==> flow/design.v (excerpt) <==
module bf16_unit
# (parameter G = 6) (
    input  clk,
    input  reset,
    input  [15:0] in1,
    input  [15:0] in2,
    input  [15:0] in3,
    input  [15:0] in4,
    input  [15:0] in5,
    input  [15:0] in6,
    input  [15:0] in7,
    input  [15:0] in8,
    input  [15:0] in9,
    input  [15:0] in10,
    input  [15:0] in11,
    input  [15:0] in12,
    input  [15:0] in13,
    input  [15:0] in14,
    input  [15:0] in15,
    input  [15:0] in16,
    input  [15:0] in17,
    input  [15:0] in18,
    input  [4:0] funct5,
    output wire [15:0] result
);
Size in the first run: roughly 3200 flip-flops.
==> flow/config.mk <==
export PLATFORM = sky130hd
export DESIGN_NAME = bf16_unit
export DESIGN_NICKNAME = bf16_unit
export VERILOG_FILES = /design/flow/design.v
export SDC_FILE = /design/flow/constraint.sdc
export NUM_CORES = 4
export LEC_CHECK = 0
export ABC_AREA = 1
export CAP_MARGIN = 35
export CELL_PAD_IN_SITES_DETAIL_PLACEMENT = 2
export CORE_MARGIN = 9
export CORE_UTILIZATION = 28
export CTS_CLUSTER_SIZE = 26
export GPL_ROUTABILITY_DRIVEN = 0
export HOLD_SLACK_MARGIN = 0.25
export PLACE_DENSITY = 0.6
export SETUP_SLACK_MARGIN = 1.85
export SLEW_MARGIN = 20
export TNS_END_PERCENT = 70
==> flow/constraint.sdc <==
create_clock -name core_clock -period 9.0 [get_ports {clk}]
set_input_delay 1.8000 -clock core_clock [delete_from_list [all_inputs] [get_ports {clk}]]
set_output_delay 1.8000 -clock core_clock [all_outputs]
set_load 0.01 [all_outputs]
run.sh (not shown) runs the stock make flow with config.mk's settings and CLKGATE_MAP_FILE=.
The first run did not get past global routing (5_1_grt).
Then changed:
ABC_AREA = default   (was 1)
CAP_MARGIN = 20   (was 35)
CELL_PAD_IN_SITES_DETAIL_PLACEMENT = default   (was 2)
CORE_MARGIN = 2   (was 9)
CORE_UTILIZATION = 9   (was 28)
CTS_CLUSTER_SIZE = default   (was 26)
GPL_ROUTABILITY_DRIVEN = default   (was 0)
HOLD_SLACK_MARGIN = default   (was 0.25)
SETUP_SLACK_MARGIN = default   (was 1.85)
TNS_END_PERCENT = default   (was 70)
clock period = 11.4 ns   (was 9.0 ns; I/O delays follow)
The new run went through all stages and came out clean.
Area after synthesis shrinks by 5.7%.
Die size grows to 2.8 times its value.
Synthesized cell count shrinks by 27%.
Then changed:
CORE_UTILIZATION = 68   (was 9)
CTS_CLUSTER_SIZE = 32   (was default)
clock period = 7.21 ns   (was 11.4 ns; I/O delays follow)
- via count is about the same
- final area drops by about 13%
- non-clock buffer count drops by 12
- wire length drops by about 16%
- critical path depth does not change
- worst hold slack gains 0.094 ns

run 1:
bf16_unit again, from the RTL that the note above started with.
clock: 4.8 ns
lec_check: 0
cap_margin: 35
core_margin: 2
core_utilization: 72
cts_cluster_size: 14
place_density_lb_addon: 0.29
slew_margin: 20
Run 1 had finished all stages when the layout checks came back failing, citing antenna rules, setup timing.
For run 2, these inputs were changed with respect to run 1:
# run 1
export LEC_CHECK = 0
export CAP_MARGIN = 35
export CORE_MARGIN = 2
export CORE_UTILIZATION = 72
export CTS_CLUSTER_SIZE = 14
export PLACE_DENSITY_LB_ADDON = 0.29
export SLEW_MARGIN = 20
create_clock -name core_clock -period 4.8 [get_ports {clk}]
# run 2
export LEC_CHECK = 0
export CAP_MARGIN = 20
export CORE_MARGIN = 2
export CORE_UTILIZATION = 72
export CTS_CLUSTER_DIAMETER = 260
export PLACE_DENSITY = 0.6
export SLEW_MARGIN = 20
create_clock -name core_clock -period 6.18 [get_ports {clk}]
### Flow results
- Summary of run 1 and run 2: one run falls short of a clean finish, namely run 1.
- Run 1: all stages done; final checks FAILED (antenna rules, setup timing).
- Run 1 → run 2: global-route wire length before repair dropped about 0.7%, total design power dropped 14 mW.
- Run 2 against run 1: async set-reset flop share out of synthesis shows no meaningful change; number of clock buffers in the layout shows a reduction of about 1.1%; part of the power in combinational logic shows a reduction of 0.6 points.
> inputs changed (run 2 -> run 3)
# run 2
export LEC_CHECK = 0
export CAP_MARGIN = 20
export CORE_MARGIN = 2
export CORE_UTILIZATION = 72
export CTS_CLUSTER_DIAMETER = 260
export PLACE_DENSITY = 0.6
export SLEW_MARGIN = 20
create_clock -name core_clock -period 6.18 [get_ports {clk}]
# run 3
export LEC_CHECK = 0
export CAP_MARGIN = 20
export CORE_MARGIN = 2
export CORE_UTILIZATION = 55
export PLACE_DENSITY = 0.6
export SLEW_MARGIN = 20
create_clock -name core_clock -period 6.68 [get_ports {clk}]
==> comparison <==
Of run 3 and run 2, the run reporting the lower number of global-route vias before repair was run 3. Going from run 2 to run 3, sequential power shrinks by about 7%. Synthesized chip area reported by yosys: run 3 vs run 2 identical. Taking run 2 as the reference, in run 3 number of nets in the layout comparable, overall die area went up, first-iteration DRC count now smaller. The relative area of non-clock buffer cells in the final design was comparable across run 3 and run 2. Of run 3 and run 2, it is run 3 that has the higher overall routed net length. Between run 3 and run 2, it is run 3 whose setup slack on the worst flop-to-flop path is higher, by 600 ps.
For run 4, these inputs were changed with respect to run 3:
# run 3
export LEC_CHECK = 0
export CAP_MARGIN = 20
export CORE_MARGIN = 2
export CORE_UTILIZATION = 55
export PLACE_DENSITY = 0.6
export SLEW_MARGIN = 20
create_clock -name core_clock -period 6.68 [get_ports {clk}]
# run 4
export LEC_CHECK = 0
export CAP_MARGIN = 20
export CORE_MARGIN = 2
export CORE_UTILIZATION = 72
export CTS_CLUSTER_SIZE = 14
export PLACE_DENSITY = 0.6
export SLEW_MARGIN = 20
create_clock -name core_clock -period 5.1 [get_ports {clk}]
--- outcome ---
What the final checks of run 4 revealed, after a flow that finished every stage, was a layout that fails on setup timing. Changes observed in run 4 relative to run 3: total negative setup slack -2480 ps; power dissipated by switching net loads +26%. Share of power burned in the clock network: run 4 vs run 3 down 1.7 points. Net count of the mapped netlist: run 3 vs run 4 identical. Worst-case clock skew: run 4 > run 3. Post-synthesis to final-layout area growth: run 3 and run 4 compared, higher one is run 3. Run 4 vs run 3: total routing resource utilization after global routing up in run 4. Sort run 3 and run 4 by die size asc -> top: run 4. Against run 3, run 4 comes in 23% lower on area of the placeable core. Run 4 vs. run 3: wire length on met1 went down by about 15%.
Power and IR drop assume default switching activity.
